==> exp/sierra: inputs <==
==> flow/design.v <==
module ALU (
    input wire [4:0] ALUOp,
    input wire [31:0] A,
    input wire [31:0] B,
    output wire [31:0] Result,
    output wire ALUExp
);
  wire [31:0] add_sub_res;
  wire [31:0] slt_res;
  wire [31:0] sltu_res;
  wire [31:0] and_res;
  wire [31:0] nor_res;
  wire [31:0] or_res;
  wire [31:0] xor_res;
  wire [31:0] sll_res;
  wire [31:0] sr_res;
  wire [31:0] lui_res;
  wire [31:0] mul_res;   
  wire [31:0] andn_res;
  wire [31:0] orn_res;
  wire [63:0] sr64_result;
  wire [63:0] mul64_res;   
  wire [31:0] div_res;   
  wire        add_ovf;
  wire        sub_ovf;
  wire        div_exc;
  wire        add_exc;
  wire        sub_exc;
  wire [31:0] adder_a;
  wire [31:0] adder_b;
  wire        adder_cin;
  wire [31:0] adder_res;
  wire        adder_cout;
  assign adder_a = A;
  assign adder_b = (ALUOp == 5'b00001 | ALUOp == 5'b00010 | ALUOp == 5'b00011) ? ~B : B;
  assign adder_cin = (ALUOp == 5'b00001 | ALUOp == 5'b00010 | ALUOp == 5'b00011) ? 1'b1 : 1'b0;
  assign {adder_cout, adder_res} = adder_a + adder_b + adder_cin;
  assign add_sub_res = adder_res;
  assign add_exc = (adder_a[31] ~^ adder_b[31]) & (adder_a[31] ^ adder_res[31]);
  assign sub_exc = (adder_a[31] ~^ adder_b[31]) & (adder_a[31] ^ adder_res[31]);
  assign add_ovf = add_exc;
  assign sub_ovf = sub_exc;
  assign slt_res = {31'b0, ((A[31] & ~B[31]) | ((A[31] ~^ B[31]) & adder_res[31]))};
  assign sltu_res = {31'b0, ~adder_cout};
  assign and_res = A & B;
  assign or_res = A | B;
  assign andn_res = A & ~B;
  assign orn_res = A | ~B;
  assign nor_res = ~(A | B);
  assign xor_res = A ^ B;
  assign lui_res = B;
  assign sll_res = A << B[4:0];
  assign sr64_result = {{32{(ALUOp == 5'b01010) & A[31]}}, A[31:0]} >> B[4:0];
  assign sr_res = sr64_result[31:0];
  assign mul64_res = A * B;
  assign mul_res = mul64_res[31:0];
  assign div_res = (B == 32'b0) ? 32'b0 : A / B;
  assign div_exc = (B == 32'b0);
  assign Result = ({32{ALUOp == 5'b00000}}   & add_sub_res
                  |{32{ALUOp == 5'b00001}}   & add_sub_res
                  |{32{ALUOp == 5'b00010}}   & slt_res
                  |{32{ALUOp == 5'b00011}}  & sltu_res
                  |{32{ALUOp == 5'b00100}}   & and_res
                  |{32{ALUOp == 5'b00101}}   & nor_res
                  |{32{ALUOp == 5'b00110}}    & or_res
                  |{32{ALUOp == 5'b00111}}   & xor_res
                  |{32{ALUOp == 5'b01000}}   & sll_res
                  |{32{ALUOp == 5'b01001}}   & sr_res
                  |{32{ALUOp == 5'b01010}}   & sr_res
                  |{32{ALUOp == 5'b01011}}   & lui_res
                  |{32{ALUOp == 5'b01100}}  & andn_res
                  |{32{ALUOp == 5'b01101}}   & orn_res
                  |{32{ALUOp == 5'b01110}}   & mul_res
                  |{32{ALUOp == 5'b01111}}   & div_res
                  |{32{ALUOp == 5'b00000}} & 32'b0);
  assign ALUExp = ({1{ALUOp == 5'b00000}}    & add_ovf
                  |{1{ALUOp == 5'b00001}}    & sub_ovf
                  |{1{ALUOp == 5'b01111}}    & div_exc);
endmodule
module alu_unit (
    input  wire        clk,
    input  wire        rst,
    input  wire        in_valid,
    output wire        in_ready,
    input  wire [ 4:0] in_op,
    input  wire [31:0] in_a,
    input  wire [31:0] in_b,
    output reg         out_valid,
    output reg  [31:0] out_result,
    output reg         out_exc
);
  reg        v1;
  reg [ 4:0] op1;
  reg [31:0] a1;
  reg [31:0] b1;
  wire [31:0] alu_res;
  wire        alu_exc;
  assign in_ready = 1'b1;
  ALU u_alu (
      .ALUOp (op1),
      .A     (a1),
      .B     (b1),
      .Result(alu_res),
      .ALUExp(alu_exc)
  );
  always @(posedge clk) begin
    if (rst) begin
      v1        <= 1'b0;
      out_valid <= 1'b0;
    end else begin
      v1        <= in_valid;
      out_valid <= v1;
    end
    op1        <= in_op;
    a1         <= in_a;
    b1         <= in_b;
    out_result <= alu_res;
    out_exc    <= alu_exc;
  end
endmodule
==> flow/run.sh <==
#!/bin/bash
# the make line also repeats each setting of config.mk as NAME=value (left out here)
make -C /OpenROAD-flow-scripts/flow DESIGN_CONFIG=/design/flow/config.mk WORK_HOME=/design/flow/orfs CLKGATE_MAP_FILE= finish
==> flow/config.mk <==
export PLATFORM = sky130hd
export DESIGN_NAME = alu_unit
export DESIGN_NICKNAME = alu_unit
export VERILOG_FILES = /design/flow/design.v
export SDC_FILE = /design/flow/constraint.sdc
export NUM_CORES = 4
export LEC_CHECK = 0
export ABC_AREA = 1
export CAP_MARGIN = 10
export CELL_PAD_IN_SITES_DETAIL_PLACEMENT = 2
export CORE_MARGIN = 2
export CORE_UTILIZATION = 40
export CTS_CLUSTER_SIZE = 42
export GPL_ROUTABILITY_DRIVEN = 0
export MAX_ROUTING_LAYER = met4
export MIN_ROUTING_LAYER = met2
export PLACE_DENSITY = 0.6
export SLEW_MARGIN = 30
==> flow/constraint.sdc <==
create_clock -name core_clock -period 64.0 [get_ports {clk}]
set_input_delay 12.8000 -clock core_clock [delete_from_list [all_inputs] [get_ports {clk}]]
set_output_delay 12.8000 -clock core_clock [all_outputs]
set_load 0.01 [all_outputs]
==> exp/ember: changes against exp/sierra <==
==> flow/config.mk (replaced) <==
export PLATFORM = sky130hd
export DESIGN_NAME = alu_unit
export DESIGN_NICKNAME = alu_unit
export VERILOG_FILES = /design/flow/design.v
export SDC_FILE = /design/flow/constraint.sdc
export NUM_CORES = 4
export LEC_CHECK = 0
export ABC_AREA = 1
export CAP_MARGIN = 20
export CORE_MARGIN = 2
export CORE_UTILIZATION = 72
export CTS_CLUSTER_DIAMETER = 167
export CTS_CLUSTER_SIZE = 96
export PLACE_DENSITY = 0.38
export SLEW_MARGIN = 20
export TNS_END_PERCENT = 10
==> flow/constraint.sdc (replaced) <==
create_clock -name core_clock -period 32.1 [get_ports {clk}]
set_input_delay 6.4200 -clock core_clock [delete_from_list [all_inputs] [get_ports {clk}]]
set_output_delay 6.4200 -clock core_clock [all_outputs]
set_load 0.01 [all_outputs]
==> exp/violet: changes against exp/sierra <==
==> flow/config.mk (replaced) <==
export PLATFORM = sky130hd
export DESIGN_NAME = alu_unit
export DESIGN_NICKNAME = alu_unit
export VERILOG_FILES = /design/flow/design.v
export SDC_FILE = /design/flow/constraint.sdc
export NUM_CORES = 4
export LEC_CHECK = 0
export CAP_MARGIN = 20
export CORE_MARGIN = 2
export CORE_UTILIZATION = 57
export SLEW_MARGIN = 0
export TNS_END_PERCENT = 5
==> flow/constraint.sdc (replaced) <==
create_clock -name core_clock -period 52.6 [get_ports {clk}]
set_input_delay 10.5200 -clock core_clock [delete_from_list [all_inputs] [get_ports {clk}]]
set_output_delay 10.5200 -clock core_clock [all_outputs]
set_load 0.01 [all_outputs]
==> exp/lagoon: changes against exp/sierra <==
==> flow/config.mk (replaced) <==
export PLATFORM = sky130hd
export DESIGN_NAME = alu_unit
export DESIGN_NICKNAME = alu_unit
export VERILOG_FILES = /design/flow/design.v
export SDC_FILE = /design/flow/constraint.sdc
export NUM_CORES = 4
export LEC_CHECK = 0
export ABC_AREA = 1
export CAP_MARGIN = 20
export CORE_MARGIN = 2
export CORE_UTILIZATION = 72
export CTS_CLUSTER_DIAMETER = 255
export CTS_CLUSTER_SIZE = 74
export PLACE_DENSITY = 0.95
export SETUP_SLACK_MARGIN = 3.52
export SLEW_MARGIN = 20
==> flow/constraint.sdc (replaced) <==
create_clock -name core_clock -period 31.9 [get_ports {clk}]
set_input_delay 6.3800 -clock core_clock [delete_from_list [all_inputs] [get_ports {clk}]]
set_output_delay 6.3800 -clock core_clock [all_outputs]
set_load 0.01 [all_outputs]
==> qor summary <==
                                                                                                              exp/violet                 exp/lagoon                  exp/ember                 exp/sierra
Run status                                                                                               failed layout checks  aborted with a tool error  aborted with a tool error  aborted with a tool error
Last stage reached                                                                                                     -               3_5_place_dp                    4_1_cts               3_5_place_dp
Reasons for failing layout checks                                                                   negative setup slack                          -                          -                          -
Yosys stat cell total                                                                                              7,446                      8,609                      8,609                      8,609
Tally of unique sky130hd cells used after synthesis                                                                  102                         91                         91                         91
Arithmetic-cell share of the synthesized area counting full adders, half adders and majority gates                 33.5%                      32.8%                      32.8%                      32.8%
Post-Synth XOR/XNOR Area                                                                                           7.64%                      6.97%                      6.97%                      6.97%
Avg Inst Size Synth                                                                                            7.36 um^2                  6.51 um^2                  6.51 um^2                  6.51 um^2
Initial Utilization                                                                                                57.6%                      72.6%                      72.6%                      40.2%
Placement Rows                                                                                                       113                        102                        102                        137
Share of synthesized area occupied by flip-flops and latches                                                       3.80%                      3.72%                      3.72%                      3.72%
Ao+oa area frac                                                                                                    23.7%                      15.8%                      15.8%                      15.8%
Chip Height                                                                                                       314 um                     283 um                     283 um                     378 um
Final Wtd Congestion                                                                                                1.11                       1.38                       1.33                          -
Share of the synthesized area in the top cell type                                                                 18.6%                      18.2%                      18.2%                      18.2%

* * *

==> delta: inputs <==
RTL: the design.v shown in full above, as it stands there.
==> flow/config.mk <==
export PLATFORM = sky130hd
export DESIGN_NAME = alu_unit
export DESIGN_NICKNAME = alu_unit
export VERILOG_FILES = /design/flow/design.v
export SDC_FILE = /design/flow/constraint.sdc
export NUM_CORES = 4
export LEC_CHECK = 0
export CAP_MARGIN = 20
export CORE_MARGIN = 2
export CORE_UTILIZATION = 40
export MAX_ROUTING_LAYER = met4
export MIN_ROUTING_LAYER = met2
export SLEW_MARGIN = 20
==> flow/constraint.sdc <==
create_clock -name core_clock -period 64.0 [get_ports {clk}]
set_input_delay 12.8000 -clock core_clock [delete_from_list [all_inputs] [get_ports {clk}]]
set_output_delay 12.8000 -clock core_clock [all_outputs]
set_load 0.01 [all_outputs]
run.sh (not shown) runs the stock make flow with config.mk's settings and CLKGATE_MAP_FILE=.
==> onyx (differences from delta) <==
- CORE_UTILIZATION: 40 -> 46
- CTS_CLUSTER_DIAMETER: default -> 333
- CTS_CLUSTER_SIZE: default -> 100
- MAX_ROUTING_LAYER: met4 -> default
- MIN_ROUTING_LAYER: met2 -> default
- SLEW_MARGIN: 20 -> 5
==> tundra (differences from delta) <==
- ABC_AREA: default -> 0
- CAP_MARGIN: 20 -> 15
- CELL_PAD_IN_SITES_DETAIL_PLACEMENT: default -> 2
- CORE_MARGIN: 2 -> 8
- CORE_UTILIZATION: 40 -> 62
- CTS_CLUSTER_SIZE: default -> 42
- GPL_ROUTABILITY_DRIVEN: default -> 0
- PLACE_DENSITY: default -> 0.6
- SETUP_SLACK_MARGIN: default -> 5.0
- SLEW_MARGIN: 20 -> 30
- TNS_END_PERCENT: default -> 35
==> Implementation_results.wiki <==
== Implementation results ==
{| class="wikitable"
! Metric !! Value
|-
| Die outline area || 122,000 um^2
|-
| Met1 capacity usage during global routing || 58.8%
|-
| Die outline height || 349 um
|-
| TritonCTS buffer count || 9
|-
| HPWL after DPL || 223,000 um
|-
| Pre-CTS WS || -2.70 ns
|-
| Floorplan Core Area || 118,000 um^2
|-
| GR Overflow Total || 0
|-
| Root buffer selected by CTS || sky130_fd_sc_hd__clkbuf_16
|-
| TritonCTS sink count || 104
|-
| RePlAce Congestion || 1.07
|-
| Effective utilization at floorplan || 46.4%
|-
| Status || finished clean
|-
| Post-CTS setup buffer count || 5
|-
| Post-CTS Hold Fix Bufs || 0
|-
| Buffers from clock root to sink, at most || 2
|-
| Number of rows created at floorplan || 126
|-
| H-tree lvl count || 3
|}
# the run above: onyx

==> Implementation_results.wiki <==
== Run summary ==
{| class="wikitable"
! Metric !! Value
|-
| HPWL after DPL || 245,000 um
|-
| Root buffer selected by CTS || sky130_fd_sc_hd__clkbuf_16
|-
| H-tree lvl count || 3
|-
| RePlAce Congestion || 1.30
|-
| Post-CTS setup buffer count || 5
|-
| Post-CTS Hold Fix Bufs || 0
|-
| Status || stopped before the end
|-
| Die outline area || 140,000 um^2
|-
| Exit stage || global routing (5_1_grt)
|-
| TritonCTS buffer count || 9
|-
| Run Error || [ERROR GRT-0116] Global routing finished with congestion. Check the congestion regions in the DRC Viewer.
|-
| Buffers from clock root to sink, at most || 2
|-
| Pre-CTS WS || -3.98 ns
|-
| Die outline height || 374 um
|-
| TritonCTS sink count || 104
|-
| Number of rows created at floorplan || 135
|}
# the run above: delta

==> Implementation_results.wiki <==
== Run summary ==
{| class="wikitable"
! Metric !! Value
|-
| Dominant register cell in the synthesized netlist || sky130_fd_sc_hd__dfxtp_1
|-
| Die outline area || 98,100 um^2
|-
| Die outline height || 313 um
|-
| Count of flip-flops with a built-in enable after synthesis || 0
|-
| Status || stopped before the end
|-
| Number of rows created at floorplan || 109
|-
| Floorplan Core Area || 88,000 um^2
|-
| Die width || 313 um
|-
| Effective utilization at floorplan || 62.3%
|-
| Run Error || [ERROR DPL-0033] detailed placement checks failed during check placement.
|-
| Exit stage || detailed placement (3_5_place_dp)
|-
| Number of cells in the yosys synthesis report || 7,446
|}
# the run above: tundra


* * *

==> inputs of run D <==
Starts from the design.v that is shown in full above.
export LEC_CHECK = 0
export CAP_MARGIN = 20
export CORE_MARGIN = 2
export CORE_UTILIZATION = 40
export PLACE_DENSITY = 0.6
export SLEW_MARGIN = 20
create_clock -name core_clock -period 63.2 [get_ports {clk}]
==> run H (differences from run D) <==
Settings changed: CORE_UTILIZATION 40 to 68, CTS_CLUSTER_SIZE set to 35, PLACE_DENSITY 0.6 to not set, SETUP_SLACK_MARGIN set to 3.52.
==> flow/constraint.sdc (replaced) <==
create_clock -name core_clock -period 31.9 [get_ports {clk}]
set_input_delay 6.3800 -clock core_clock [delete_from_list [all_inputs] [get_ports {clk}]]
set_output_delay 6.3800 -clock core_clock [all_outputs]
set_load 0.01 [all_outputs]
==> qor summary <==
| metric | run D | run H |
|---|---|---|
| Outcome | complete, no violations | stopped before the end |
| Last stage reached | - | clock tree synthesis |
| Area inside the core boundary | 136000 um2 | 80200 um2 |
| Placement-stage worst setup slack | -2.33 ns | -32.22 ns |
| Height of the die | 374 um | 288 um |
| Yosys adder share | 0.335 | 0.335 |
| Count of buffers inserted at the top-level ports | 105 | 105 |
| Routability-driven placement congestion ratio | 1.06 | 1.20 |
| Post-placement cell count | 11100 | 10400 |
| Compound-cell area share of the yosys netlist | 0.237 | 0.237 |
| X dimension of the die | 374 um | 288 um |
| Instance tally after logic synthesis | 7446 | 7446 |
| Detailed Place HPWL | 228 mm | 222 mm |
| Post-detailed-placement cell area | 73000 um2 | 73400 um2 |
| Total number of placement rows | 135 | 104 |
| Nets at Floorplan | 8740 | 8740 |
| Initial standard-cell utilization of the core | 0.404 | 0.683 |
| Post-synthesis register bit count | 104 | 104 |
| Leading cell type by number of instances after synthesis | nand2_1 | nand2_1 |
| Total die size | 140000 um2 | 82800 um2 |

* * *

==> inputs of v4 <==
RTL: the design.v shown in full above, as it stands there.
==> flow/config.mk <==
export PLATFORM = sky130hd
export DESIGN_NAME = alu_unit
export DESIGN_NICKNAME = alu_unit
export VERILOG_FILES = /design/flow/design.v
export SDC_FILE = /design/flow/constraint.sdc
export NUM_CORES = 4
export LEC_CHECK = 0
export ABC_AREA = 1
export CAP_MARGIN = 40
export CORE_MARGIN = 2
export CORE_UTILIZATION = 72
export CTS_CLUSTER_DIAMETER = 255
export CTS_CLUSTER_SIZE = 74
export PLACE_DENSITY = 0.35
export SETUP_SLACK_MARGIN = 3.52
export SLEW_MARGIN = 20
==> flow/constraint.sdc <==
create_clock -name core_clock -period 31.9 [get_ports {clk}]
set_input_delay 6.3800 -clock core_clock [delete_from_list [all_inputs] [get_ports {clk}]]
set_output_delay 6.3800 -clock core_clock [all_outputs]
set_load 0.01 [all_outputs]
==> inputs of v14, as changes to v4 <==
==> flow/config.mk (replaced) <==
export PLATFORM = sky130hd
export DESIGN_NAME = alu_unit
export DESIGN_NICKNAME = alu_unit
export VERILOG_FILES = /design/flow/design.v
export SDC_FILE = /design/flow/constraint.sdc
export NUM_CORES = 4
export LEC_CHECK = 0
export ABC_AREA = 1
export CAP_MARGIN = 20
export CORE_MARGIN = 2
export CORE_UTILIZATION = 66
export CTS_CLUSTER_DIAMETER = 206
export HOLD_SLACK_MARGIN = 0.29
export PLACE_DENSITY = 0.6
export SLEW_MARGIN = 20
==> flow/constraint.sdc (replaced) <==
create_clock -name core_clock -period 64.0 [get_ports {clk}]
set_input_delay 12.8000 -clock core_clock [delete_from_list [all_inputs] [get_ports {clk}]]
set_output_delay 12.8000 -clock core_clock [all_outputs]
set_load 0.01 [all_outputs]
==> results.cfg <==
; physical design summary
[place]
gp_congestion = 1.17
place_hpwl_mm = 170

[run_status]
check.faults = negative setup slack
status = complete, but fails checks

[floorplanning]
die_area_sq_um = 87300
fp-utilization_pct = 66.9
core_sq_um = 83800
rows = 106

[final_timing]
setup_ws_ns = -1.94
setup_viol = 1
[end of results for v14]
==> results.cfg <==
; physical design summary
[floorplanning]
core_sq_um = 77200
rows = 102
die_area_sq_um = 80100
fp-utilization_pct = 72.6

[place]
gp_congestion = 1.35

[run_status]
status = aborted with a tool error
error = [ERROR DPL-0038] Utilization greater than 100%, impossible to legalize
lastStage = 4_1_cts

[logic_synthesis]
avgSynthCellArea_sq_um = 6.51
synthTopCellsByCount = nand2_1, inv_1, ha_1, a21oi_1, nor2_1
yosysChipArea_sq_um = 56000
[end of results for v4]
